run 1:
==> flow/design.v <==
/*verilator lint_off MULTITOP*/
module num_rpad #(
    parameter int IN_WIDTH  = 32,
    parameter int OUT_WIDTH = 32
) (
    input  logic [ IN_WIDTH-1:0] in,
    output logic [OUT_WIDTH-1:0] out
);
  localparam int EXTEND = OUT_WIDTH - IN_WIDTH;
  assign out = {in, {EXTEND{1'b0}}};
endmodule
module num_sneg #(
    parameter int WIDTH = 32
) (
    input  logic signed [WIDTH-1:0] in,
    output logic signed [WIDTH-1:0] out
);
  assign out = -in;
endmodule
module num_sabs #(
    parameter int WIDTH = 32
) (
    input  logic signed [WIDTH-1:0] in,
    output logic signed [WIDTH-1:0] out
);
  assign out = in[WIDTH-1] ? -in : in;
endmodule
module num_min #(
    parameter int WIDTH = 32
) (
    input  logic [WIDTH-1:0] left,
    input  logic [WIDTH-1:0] right,
    output logic [WIDTH-1:0] out
);
  assign out = (left < right) ? left : right;
endmodule
module num_max #(
    parameter int WIDTH = 32
) (
    input  logic [WIDTH-1:0] left,
    input  logic [WIDTH-1:0] right,
    output logic [WIDTH-1:0] out
);
  assign out = (left > right) ? left : right;
endmodule
module num_smin #(
    parameter int WIDTH = 32
) (
    input  logic signed [WIDTH-1:0] left,
    input  logic signed [WIDTH-1:0] right,
    output logic signed [WIDTH-1:0] out
);
  assign out = (left < right) ? left : right;
endmodule
module num_smax #(
    parameter int WIDTH = 32
) (
    input  logic signed [WIDTH-1:0] left,
    input  logic signed [WIDTH-1:0] right,
    output logic signed [WIDTH-1:0] out
);
  assign out = (left > right) ? left : right;
endmodule
module num_ssignbit #(
    parameter int WIDTH = 32
) (
    input logic signed [WIDTH-1:0] in,
    output logic out
);
  assign out = in[WIDTH-1];
endmodule
module num_sadd #(
    parameter int LEFT_WIDTH = 32,
    parameter int LEFT_LSB = 0,
    parameter int RIGHT_WIDTH = 32,
    parameter int RIGHT_LSB = 0,
    parameter int OUT_WIDTH = 33
) (
    input  logic signed [ LEFT_WIDTH-1:0] left,
    input  logic signed [RIGHT_WIDTH-1:0] right,
    output logic signed [  OUT_WIDTH-1:0] out
);
  logic signed [  LEFT_LSB+LEFT_WIDTH-1:0] left_aligned;
  logic signed [RIGHT_LSB+RIGHT_WIDTH-1:0] right_aligned;
  assign left_aligned = {left, {LEFT_LSB{1'b0}}};
  assign right_aligned = {right, {RIGHT_LSB{1'b0}}};
  assign out = left_aligned + right_aligned;
endmodule
module num_smul #(
    parameter int LEFT_WIDTH = 32,
    parameter int RIGHT_WIDTH = 32,
    parameter int OUT_WIDTH = 64,
    parameter int OUT_LSB = 0
) (
    input  logic signed [ LEFT_WIDTH-1:0] left,
    input  logic signed [RIGHT_WIDTH-1:0] right,
    input  logic                          go,
    input  logic                          reset,
    input  logic                          clk,
    output logic signed [  OUT_WIDTH-1:0] out,
    output logic                          done
);
  logic [1:0] done_buffer;
  assign done = done_buffer[1];
  logic signed [       LEFT_WIDTH-1:0] left_tmp;
  logic signed [      RIGHT_WIDTH-1:0] right_tmp;
  logic signed [OUT_LSB+OUT_WIDTH-1:0] out_tmp;
  assign out = out_tmp[OUT_LSB+OUT_WIDTH-1:OUT_LSB];
  always_ff @(posedge clk) begin
    if (go) begin
      done_buffer[0] <= 1;
      done_buffer[1] <= done_buffer[0];
    end else begin
      done_buffer <= 0;
    end
  end
  always_ff @(posedge clk) begin
    if (!reset && go) begin
      left_tmp  <= left;
      right_tmp <= right;
    end else begin
      left_tmp  <= 0;
      right_tmp <= 0;
    end
  end
  always_ff @(posedge clk) begin
    if (reset) begin
      out_tmp <= 0;
    end else if (go) begin
      out_tmp <= left_tmp * right_tmp;
    end else begin
      out_tmp <= out_tmp;
    end
  end
endmodule
module smul_q31 (
    input  logic        clk,
    input  logic        reset,
    input  logic        go,
    input  logic [31:0] left,
    input  logic [31:0] right,
    output logic [31:0] out,
    output logic        done
);
  num_smul #(
      .LEFT_WIDTH (32),
      .RIGHT_WIDTH(32),
      .OUT_WIDTH  (32),
      .OUT_LSB    (31)
  ) mul (
      .left (left),
      .right(right),
      .go   (go),
      .reset(reset),
      .clk  (clk),
      .out  (out),
      .done (done)
  );
endmodule
export LEC_CHECK = 0
export CAP_MARGIN = 5
export CORE_ASPECT_RATIO = 0.5
export CORE_MARGIN = 2
export CORE_UTILIZATION = 72
export CTS_CLUSTER_DIAMETER = 372
export CTS_CLUSTER_SIZE = 99
export SETUP_SLACK_MARGIN = 0.69
export SLEW_MARGIN = 20
export TNS_END_PERCENT = 15
create_clock -name core_clock -period 5.67 [get_ports {clk}]
run.sh (not shown) runs the stock make flow with config.mk's settings and CLKGATE_MAP_FILE=.
Run 1 finished every stage; the final checks, however, were not passed, the failures being setup timing.
#### Input delta (run 2 over run 1)
- CAP_MARGIN changed from 5 to 20
- PLACE_DENSITY newly set to 0.39
- SETUP_SLACK_MARGIN changed from 0.69 to -0.47
## What came out
Clock period minus worst slack delta for run 2 relative to run 1: 4.2 ps higher
On clock network power share, run 2 and run 1 are basically level.
On run 2: setup slack after layout is 4.3 ps lower than what run 1 gave.
Run 2 vs run 1: number of non-filler instances in the completed layout up slightly
The flow for run 2 finished, though final verification flagged setup timing.
Run 2: power density over the cells about 0.45% above run 1
Compared with run 1, overall routed net length in run 2 increased by a few percent.
Diff run 1 -> run 2 | clock network power | increase of about 0.8%
Per the comparison of run 2 with run 1, number of instances in the synthesized netlist shows no meaningful change, maximum vdd drop up 0.0034 mV, final hold slack held steady.
Modified inputs, run 3 compared to run 2
- CTS_CLUSTER_SIZE now 95, was 99
- CORE_ASPECT_RATIO no longer set, was 0.5
- TNS_END_PERCENT now 10, was 15
- SETUP_SLACK_MARGIN now 0.39, was -0.47
- CTS_CLUSTER_DIAMETER now 373, was 372
- PLACE_DENSITY no longer set, was 0.39
--- outcome ---
As far as count of mapped cells out of synthesis goes, run 2 and run 3 are indistinguishable; the numbers are identical.
Layout checks on run 3: not met. Flow itself completed; violations: setup timing.
Compared with run 2, run 3 shows a higher final period utilization.
Compared with run 2, in run 3 share of cell area taken by flip-flops and latches roughly the same, detailed-placement wirelength estimate grew by about 9%, count of endpoints failing hold in the final timing report roughly the same, power of the sequential group has remained practically unchanged.
Input changes introduced in run 4 (baseline for comparison: run 3):
- CORE_ASPECT_RATIO: unset -> 0.5
- SETUP_SLACK_MARGIN: 0.39 -> 0.74
- CAP_MARGIN: 20 -> 40
## What came out
- Utilization essentially unchanged between run 4 and run 3.
- Total power on run 4 is ahead of run 3.
- Re number of placement rows: run 3 was higher than run 4.
- In run 4 relative to run 3, number of placed cells counting well taps had gone up slightly.
- Relative to run 3, non-clock buffer count decreased by 2.1% in run 4.
- None of the runs run 4 and run 3 ends with a clean layout.
- In run 4 the implementation completed, yet the final layout does not meet the checks, the culprit being setup timing.
- Taking run 4 over run 3, the instance count on the critical path ratio works out to 0.889.
- The clock buffer count from CTS was comparable across run 4 and run 3.
Power figures rest on the tool's default switching activity, not on a simulated workload.
